==> inputs of 04-15 <==
## system_bus
module system_bus
	#(parameter DATA_WIDTH = 8, 
	parameter ADDR_WIDTH = 14, 
	parameter NO_OF_MASTER = 4, 
	parameter NO_OF_SLAVE = 8,
	parameter [NO_OF_SLAVE*ADDR_WIDTH-1:0] SLAVE_BASE_ADDR = {14'd10, 14'd20, 14'd30, 14'd40, 14'd50, 14'd60, 14'd70, 14'd80}, 
	parameter [NO_OF_SLAVE*ADDR_WIDTH-1:0] SLAVE_END_ADDR = {14'd19, 14'd29, 14'd39, 14'd49, 14'd59, 14'd69, 14'd79, 14'd89}
	) 
	(
	input clk,
	input reset_n,
	input [ADDR_WIDTH*NO_OF_MASTER-1:0]  addr_avm, 
	output [DATA_WIDTH*NO_OF_MASTER-1:0]  readdata_avm,
	input [DATA_WIDTH*NO_OF_MASTER-1:0]  writedata_avm, 
	input [NO_OF_MASTER-1:0]  readen_avm,
	input [NO_OF_MASTER-1:0]  writeen_avm,
	output [NO_OF_MASTER-1:0]  readvalid_avm,
	output [NO_OF_MASTER-1:0]  writevalid_avm,
	input [NO_OF_MASTER-1:0]  waitrequest_avm,
	input [4*NO_OF_MASTER-1:0]priority_no,
	output [ADDR_WIDTH*NO_OF_SLAVE-1:0]  addr_avs,
	input [DATA_WIDTH*NO_OF_SLAVE-1:0]  readdata_avs,
	output [DATA_WIDTH*NO_OF_SLAVE-1:0]  writedata_avs,
	output [NO_OF_SLAVE-1:0]  readen_avs,
	output [NO_OF_SLAVE-1:0]  writeen_avs,
	input [NO_OF_SLAVE-1:0]  readvalid_avs,
	input [NO_OF_SLAVE-1:0]  writevalid_avs,
	output reg [NO_OF_SLAVE-1:0]  waitrequest_avs
	);
==> flow/config.mk <==
export PLATFORM = sky130hd
export DESIGN_NAME = system_bus
export DESIGN_NICKNAME = system_bus
export VERILOG_FILES = /design/flow/design.v
export SDC_FILE = /design/flow/constraint.sdc
export NUM_CORES = 4
export LEC_CHECK = 0
export ABC_AREA = 1
export CAP_MARGIN = 20
export CELL_PAD_IN_SITES_DETAIL_PLACEMENT = 2
export CORE_MARGIN = 2
export CORE_UTILIZATION = 40
export GPL_ROUTABILITY_DRIVEN = 0
export GPL_TIMING_DRIVEN = 0
export MAX_ROUTING_LAYER = met4
export MIN_ROUTING_LAYER = met2
export PLACE_DENSITY = 0.6
export SETUP_SLACK_MARGIN = 0.15
export SLEW_MARGIN = 20
export TNS_END_PERCENT = 10
==> flow/constraint.sdc <==
create_clock -name core_clock -period 7.0 [get_ports {clk}]
set_input_delay 1.4000 -clock core_clock [delete_from_list [all_inputs] [get_ports {clk}]]
set_output_delay 1.4000 -clock core_clock [all_outputs]
set_load 0.01 [all_outputs]
run.sh (not shown) runs the stock make flow with config.mk's settings and CLKGATE_MAP_FILE=.
==> 05-18 (differences from 04-15) <==
==> flow/config.mk (replaced) <==
export PLATFORM = sky130hd
export DESIGN_NAME = system_bus
export DESIGN_NICKNAME = system_bus
export VERILOG_FILES = /design/flow/design.v
export SDC_FILE = /design/flow/constraint.sdc
export NUM_CORES = 4
export LEC_CHECK = 0
export CAP_MARGIN = 20
export CORE_MARGIN = 2
export CORE_UTILIZATION = 57
export SLEW_MARGIN = 20
==> flow/constraint.sdc (replaced) <==
create_clock -name core_clock -period 3.19 [get_ports {clk}]
set_input_delay 0.6380 -clock core_clock [delete_from_list [all_inputs] [get_ports {clk}]]
set_output_delay 0.6380 -clock core_clock [all_outputs]
set_load 0.01 [all_outputs]
==> 12-16 (differences from 04-15) <==
==> flow/config.mk (replaced) <==
export PLATFORM = sky130hd
export DESIGN_NAME = system_bus
export DESIGN_NICKNAME = system_bus
export VERILOG_FILES = /design/flow/design.v
export SDC_FILE = /design/flow/constraint.sdc
export NUM_CORES = 4
export LEC_CHECK = 0
export ABC_AREA = 1
export CAP_MARGIN = 20
export CORE_MARGIN = 2
export CORE_UTILIZATION = 72
export CTS_CLUSTER_DIAMETER = 373
export CTS_CLUSTER_SIZE = 96
export PLACE_DENSITY = 0.6
export SLEW_MARGIN = 20
export TNS_END_PERCENT = 10
==> flow/constraint.sdc (replaced) <==
create_clock -name core_clock -period 3.38 [get_ports {clk}]
set_input_delay 0.6760 -clock core_clock [delete_from_list [all_inputs] [get_ports {clk}]]
set_output_delay 0.6760 -clock core_clock [all_outputs]
set_load 0.01 [all_outputs]
==> 01-28 (differences from 04-15) <==
==> flow/config.mk (replaced) <==
export PLATFORM = sky130hd
export DESIGN_NAME = system_bus
export DESIGN_NICKNAME = system_bus
export VERILOG_FILES = /design/flow/design.v
export SDC_FILE = /design/flow/constraint.sdc
export NUM_CORES = 4
export LEC_CHECK = 0
export CAP_MARGIN = 20
export CORE_MARGIN = 2
export CORE_UTILIZATION = 12
export PLACE_DENSITY = 0.6
export SLEW_MARGIN = 20
==> flow/constraint.sdc (replaced) <==
create_clock -name core_clock -period 7.68 [get_ports {clk}]
set_input_delay 1.5360 -clock core_clock [delete_from_list [all_inputs] [get_ports {clk}]]
set_output_delay 1.5360 -clock core_clock [all_outputs]
set_load 0.01 [all_outputs]
==> results <==
04-15 never finished: it broke off in global routing. 01-28 finished with timing, DRC and antenna clean. 12-16 never finished: it broke off in global routing (GRT-0232). 05-18 completed and failed the layout checks on negative hold slack, negative setup slack.
Utilization: 05-18 is higher than 01-28 (63 points).
Against 05-18, the sequential share of layout area of 01-28 is higher by 0.46 points.
In 01-28 the clock power is lower than in 05-18, by about 50%.
Against 01-28, the register-to-register slack of 05-18 is worse by 3.7 ns.


==> raven <==
Starting RTL as in the previous note.
Design system_bus, start of the top module:
module system_bus
	#(parameter DATA_WIDTH = 8, 
	parameter ADDR_WIDTH = 14, 
	parameter NO_OF_MASTER = 4, 
	parameter NO_OF_SLAVE = 8,
	parameter [NO_OF_SLAVE*ADDR_WIDTH-1:0] SLAVE_BASE_ADDR = {14'd10, 14'd20, 14'd30, 14'd40, 14'd50, 14'd60, 14'd70, 14'd80}, 
	parameter [NO_OF_SLAVE*ADDR_WIDTH-1:0] SLAVE_END_ADDR = {14'd19, 14'd29, 14'd39, 14'd49, 14'd59, 14'd69, 14'd79, 14'd89}
	) 
	(
	input clk,
	input reset_n,
	input [ADDR_WIDTH*NO_OF_MASTER-1:0]  addr_avm, 
	output [DATA_WIDTH*NO_OF_MASTER-1:0]  readdata_avm,
	input [DATA_WIDTH*NO_OF_MASTER-1:0]  writedata_avm, 
	input [NO_OF_MASTER-1:0]  readen_avm,
	input [NO_OF_MASTER-1:0]  writeen_avm,
	output [NO_OF_MASTER-1:0]  readvalid_avm,
	output [NO_OF_MASTER-1:0]  writevalid_avm,
	input [NO_OF_MASTER-1:0]  waitrequest_avm,
	input [4*NO_OF_MASTER-1:0]priority_no,
	output [ADDR_WIDTH*NO_OF_SLAVE-1:0]  addr_avs,
	input [DATA_WIDTH*NO_OF_SLAVE-1:0]  readdata_avs,
	output [DATA_WIDTH*NO_OF_SLAVE-1:0]  writedata_avs,
	output [NO_OF_SLAVE-1:0]  readen_avs,
	output [NO_OF_SLAVE-1:0]  writeen_avs,
	input [NO_OF_SLAVE-1:0]  readvalid_avs,
	input [NO_OF_SLAVE-1:0]  writevalid_avs,
	output reg [NO_OF_SLAVE-1:0]  waitrequest_avs
	);
Settings: LEC_CHECK=0, ABC_AREA=1, CAP_MARGIN=25, CELL_PAD_IN_SITES_DETAIL_PLACEMENT=0, CELL_PAD_IN_SITES_GLOBAL_PLACEMENT=1, CORE_ASPECT_RATIO=0.85, CORE_MARGIN=4, CORE_UTILIZATION=17, CTS_CLUSTER_SIZE=72, GPL_ROUTABILITY_DRIVEN=0, HOLD_SLACK_MARGIN=0.02, MAX_ROUTING_LAYER=met5, PLACE_DENSITY_LB_ADDON=0.09, SETUP_SLACK_MARGIN=1.43, SLEW_MARGIN=15, TNS_END_PERCENT=30; clock period 5.33 ns.
==> violet (differences from raven) <==
- ABC_AREA: 1 -> default
- CELL_PAD_IN_SITES_GLOBAL_PLACEMENT: 1 -> 0
- CORE_MARGIN: 4 -> 2
- CORE_UTILIZATION: 17 -> 70
- CTS_CLUSTER_SIZE: 72 -> 34
- GPL_ROUTABILITY_DRIVEN: 0 -> default
- HOLD_SLACK_MARGIN: 0.02 -> default
- MAX_ROUTING_LAYER: met5 -> default
- SETUP_SLACK_MARGIN: 1.43 -> default
- TNS_END_PERCENT: 30 -> default
==> flow/constraint.sdc (replaced) <==
create_clock -name core_clock -period 3.67 [get_ports {clk}]
set_input_delay 0.7340 -clock core_clock [delete_from_list [all_inputs] [get_ports {clk}]]
set_output_delay 0.7340 -clock core_clock [all_outputs]
set_load 0.01 [all_outputs]
==> sierra (differences from raven) <==
- CAP_MARGIN: 25 -> 0
- CELL_PAD_IN_SITES_GLOBAL_PLACEMENT: 1 -> 0
- CORE_MARGIN: 4 -> 2
- CORE_UTILIZATION: 17 -> 72
- GPL_ROUTABILITY_DRIVEN: 0 -> default
- HOLD_SLACK_MARGIN: 0.02 -> default
- MAX_ROUTING_LAYER: met5 -> default
- PLACE_DENSITY_LB_ADDON: 0.09 -> default
- SETUP_SLACK_MARGIN: 1.43 -> 0.74
- TNS_END_PERCENT: 30 -> default
==> flow/constraint.sdc (replaced) <==
create_clock -name core_clock -period 2.88 [get_ports {clk}]
set_input_delay 0.5760 -clock core_clock [delete_from_list [all_inputs] [get_ports {clk}]]
set_output_delay 0.5760 -clock core_clock [all_outputs]
set_load 0.01 [all_outputs]
==> cedar (differences from raven) <==
- ABC_AREA: 1 -> default
- CAP_MARGIN: 25 -> 30
- CELL_PAD_IN_SITES_DETAIL_PLACEMENT: 0 -> default
- CELL_PAD_IN_SITES_GLOBAL_PLACEMENT: 1 -> default
- CORE_ASPECT_RATIO: 0.85 -> default
- CORE_MARGIN: 4 -> 2
- CORE_UTILIZATION: 17 -> 40
- CTS_CLUSTER_SIZE: 72 -> default
- GPL_ROUTABILITY_DRIVEN: 0 -> default
- HOLD_SLACK_MARGIN: 0.02 -> default
- MAX_ROUTING_LAYER: met5 -> default
- PLACE_DENSITY_LB_ADDON: 0.09 -> default
- SETUP_SLACK_MARGIN: 1.43 -> default
- SLEW_MARGIN: 15 -> 20
- TNS_END_PERCENT: 30 -> default
==> flow/constraint.sdc (replaced) <==
create_clock -name core_clock -period 8.98 [get_ports {clk}]
set_input_delay 1.7960 -clock core_clock [delete_from_list [all_inputs] [get_ports {clk}]]
set_output_delay 1.7960 -clock core_clock [all_outputs]
set_load 0.01 [all_outputs]
==> Changelog: implementation <==
### Physical design

- Status: finished clean
- Postcts setup bufs: 0
- Setup CP Type: input pin to flop
- RSZ-0062 raised after global routing: no
- Starting DRT DRC Count: 2024
- Mux cell area share: between 3 and 4%
- DP Cell Count: roughly 4800
- Number of antenna repair diodes: 1
- Pre-Place Util: 40.4%
- Min-Delay Path Class: flop to flop
- Met2 wire len: 45100 um
- Max Buffers Root-to-Sink: 3
- Setup tns final: 0 ns
- Pre-antenna DRT Iters: 7
- Rel. slew slack: between 30% and 40%
Source of the figures above: cedar

==> Changelog: implementation <==
## Flow update

- Stop err: [ERROR GRT-0232] Routing congestion too high. Check the congestion heatmap in the GUI.
- Pre-Place Util: approximately 71%
- DP Cell Count: 4537
- Exit stage: 5_1_grt
- Mux cell area share: 3.97%
- Max Buffers Root-to-Sink: 3
- Status: aborted with a tool error
- Post-synth top flop: dfrtp_1
Source of the figures above: violet

==> Changelog: implementation <==
### Physical design

- Starting DRT DRC Count: approximately 2100
- Pre-Place Util: 17.2%
- Setup tns final: 0 ns
- Met2 wire len: 69800 um
- Max Buffers Root-to-Sink: 3
- Rel. slew slack: 32.2%
- Postcts setup bufs: 3
- Status: finished clean
- RSZ-0062 raised after global routing: yes
- Mux cell area share: 1.60%
Source of the figures above: raven

==> Changelog: implementation <==
## Flow update

- Yosys chip area: around 34000 um^2
- Stop err: [ERROR DPL-0038] Utilization greater than 100%, impossible to legalize
- Exit stage: 4_1_cts
- Mux cell area share: under 10%
- Die area: roughly 49000 um^2
- Status: aborted with a tool error
- DP Cell Count: around 5400
Source of the figures above: sierra



==> inputs of v36 <==
system_bus again, from the RTL that the note above started with.
==> flow/design.v (excerpt) <==
module system_bus
	#(parameter DATA_WIDTH = 8, 
	parameter ADDR_WIDTH = 14, 
	parameter NO_OF_MASTER = 4, 
	parameter NO_OF_SLAVE = 8,
	parameter [NO_OF_SLAVE*ADDR_WIDTH-1:0] SLAVE_BASE_ADDR = {14'd10, 14'd20, 14'd30, 14'd40, 14'd50, 14'd60, 14'd70, 14'd80}, 
	parameter [NO_OF_SLAVE*ADDR_WIDTH-1:0] SLAVE_END_ADDR = {14'd19, 14'd29, 14'd39, 14'd49, 14'd59, 14'd69, 14'd79, 14'd89}
	) 
	(
	input clk,
	input reset_n,
	input [ADDR_WIDTH*NO_OF_MASTER-1:0]  addr_avm, 
	output [DATA_WIDTH*NO_OF_MASTER-1:0]  readdata_avm,
	input [DATA_WIDTH*NO_OF_MASTER-1:0]  writedata_avm, 
	input [NO_OF_MASTER-1:0]  readen_avm,
	input [NO_OF_MASTER-1:0]  writeen_avm,
	output [NO_OF_MASTER-1:0]  readvalid_avm,
	output [NO_OF_MASTER-1:0]  writevalid_avm,
	input [NO_OF_MASTER-1:0]  waitrequest_avm,
	input [4*NO_OF_MASTER-1:0]priority_no,
	output [ADDR_WIDTH*NO_OF_SLAVE-1:0]  addr_avs,
	input [DATA_WIDTH*NO_OF_SLAVE-1:0]  readdata_avs,
	output [DATA_WIDTH*NO_OF_SLAVE-1:0]  writedata_avs,
	output [NO_OF_SLAVE-1:0]  readen_avs,
	output [NO_OF_SLAVE-1:0]  writeen_avs,
	input [NO_OF_SLAVE-1:0]  readvalid_avs,
	input [NO_OF_SLAVE-1:0]  writevalid_avs,
	output reg [NO_OF_SLAVE-1:0]  waitrequest_avs
	);
	reg [NO_OF_MASTER-1:0] readen_avm_last, writeen_avm_last, readen_avm_reg, writeen_avm_reg;
	reg [NO_OF_MASTER-1:0]  readvalid_avm_reg, readvalid_avm_reg_out, writevalid_avm_reg_out;
	reg [DATA_WIDTH-1:0]  readdata_avm_reg [NO_OF_MASTER-1:0];
	reg [7:0] readvalid_avs_last, writevalid_avs_last;
	reg [DATA_WIDTH-1:0]  readdata_avs_reg [NO_OF_SLAVE-1:0];
	reg [NO_OF_SLAVE-1:0] readvalid_avs_reg;
	reg [NO_OF_SLAVE-1:0] writevalid_avs_reg;
	wire [NO_OF_SLAVE:0] readvalid_avs_reg_x = {1'b0, readvalid_avs_reg};
	wire [NO_OF_SLAVE:0] writevalid_avs_reg_x = {1'b0, writevalid_avs_reg};
	reg [ADDR_WIDTH-1:0] addr_avs_reg [NO_OF_SLAVE-1:0];
	reg [DATA_WIDTH-1:0]  writedata_avs_reg [NO_OF_SLAVE-1:0];
	reg [NO_OF_SLAVE-1:0]  readen_avs_reg, writeen_avs_reg, readen_avs_reg_out, writeen_avs_reg_out;
	wire [ADDR_WIDTH-1:0] addr_avm_wire [NO_OF_MASTER-1:0];
	wire [DATA_WIDTH-1:0] writedata_avm_wire [NO_OF_MASTER-1:0];
  ...
Settings: LEC_CHECK=0, ABC_AREA=1, CAP_MARGIN=25, CELL_PAD_IN_SITES_DETAIL_PLACEMENT=0, CELL_PAD_IN_SITES_GLOBAL_PLACEMENT=1, CORE_ASPECT_RATIO=0.85, CORE_MARGIN=4, CORE_UTILIZATION=17, CTS_CLUSTER_DIAMETER=32, CTS_CLUSTER_SIZE=72, GPL_ROUTABILITY_DRIVEN=0, GPL_TIMING_DRIVEN=1, HOLD_SLACK_MARGIN=0.02, MAX_ROUTING_LAYER=met5, MIN_ROUTING_LAYER=met1, PLACE_DENSITY_LB_ADDON=0.09, SETUP_SLACK_MARGIN=1.43, SLEW_MARGIN=0, TNS_END_PERCENT=30; clock period 5.33 ns.
==> v13: changes against v36 <==
==> flow/config.mk (replaced) <==
export PLATFORM = sky130hd
export DESIGN_NAME = system_bus
export DESIGN_NICKNAME = system_bus
export VERILOG_FILES = /design/flow/design.v
export SDC_FILE = /design/flow/constraint.sdc
export NUM_CORES = 4
export LEC_CHECK = 0
export CAP_MARGIN = 20
export CORE_MARGIN = 2
export CORE_UTILIZATION = 72
export CTS_CLUSTER_SIZE = 72
export PLACE_DENSITY_LB_ADDON = 0.0
export SETUP_SLACK_MARGIN = 0.71
export SLEW_MARGIN = 20
==> flow/constraint.sdc (replaced) <==
create_clock -name core_clock -period 4.87 [get_ports {clk}]
set_input_delay 0.9740 -clock core_clock [delete_from_list [all_inputs] [get_ports {clk}]]
set_output_delay 0.9740 -clock core_clock [all_outputs]
set_load 0.01 [all_outputs]
==> comparison <==
v36 completed with no timing, DRC or antenna violations. v13 failed in 5_1_grt with ODB-0269. Of v13 and v36, v36 has the higher synthesized cell count (gap 18%, measured against v36). In v36 the area after synthesis is larger than in v13, by about 6%. Die size: v13 is lower than v36 (about 80%).
Power figures rest on the tool's default switching activity, not on a simulated workload.
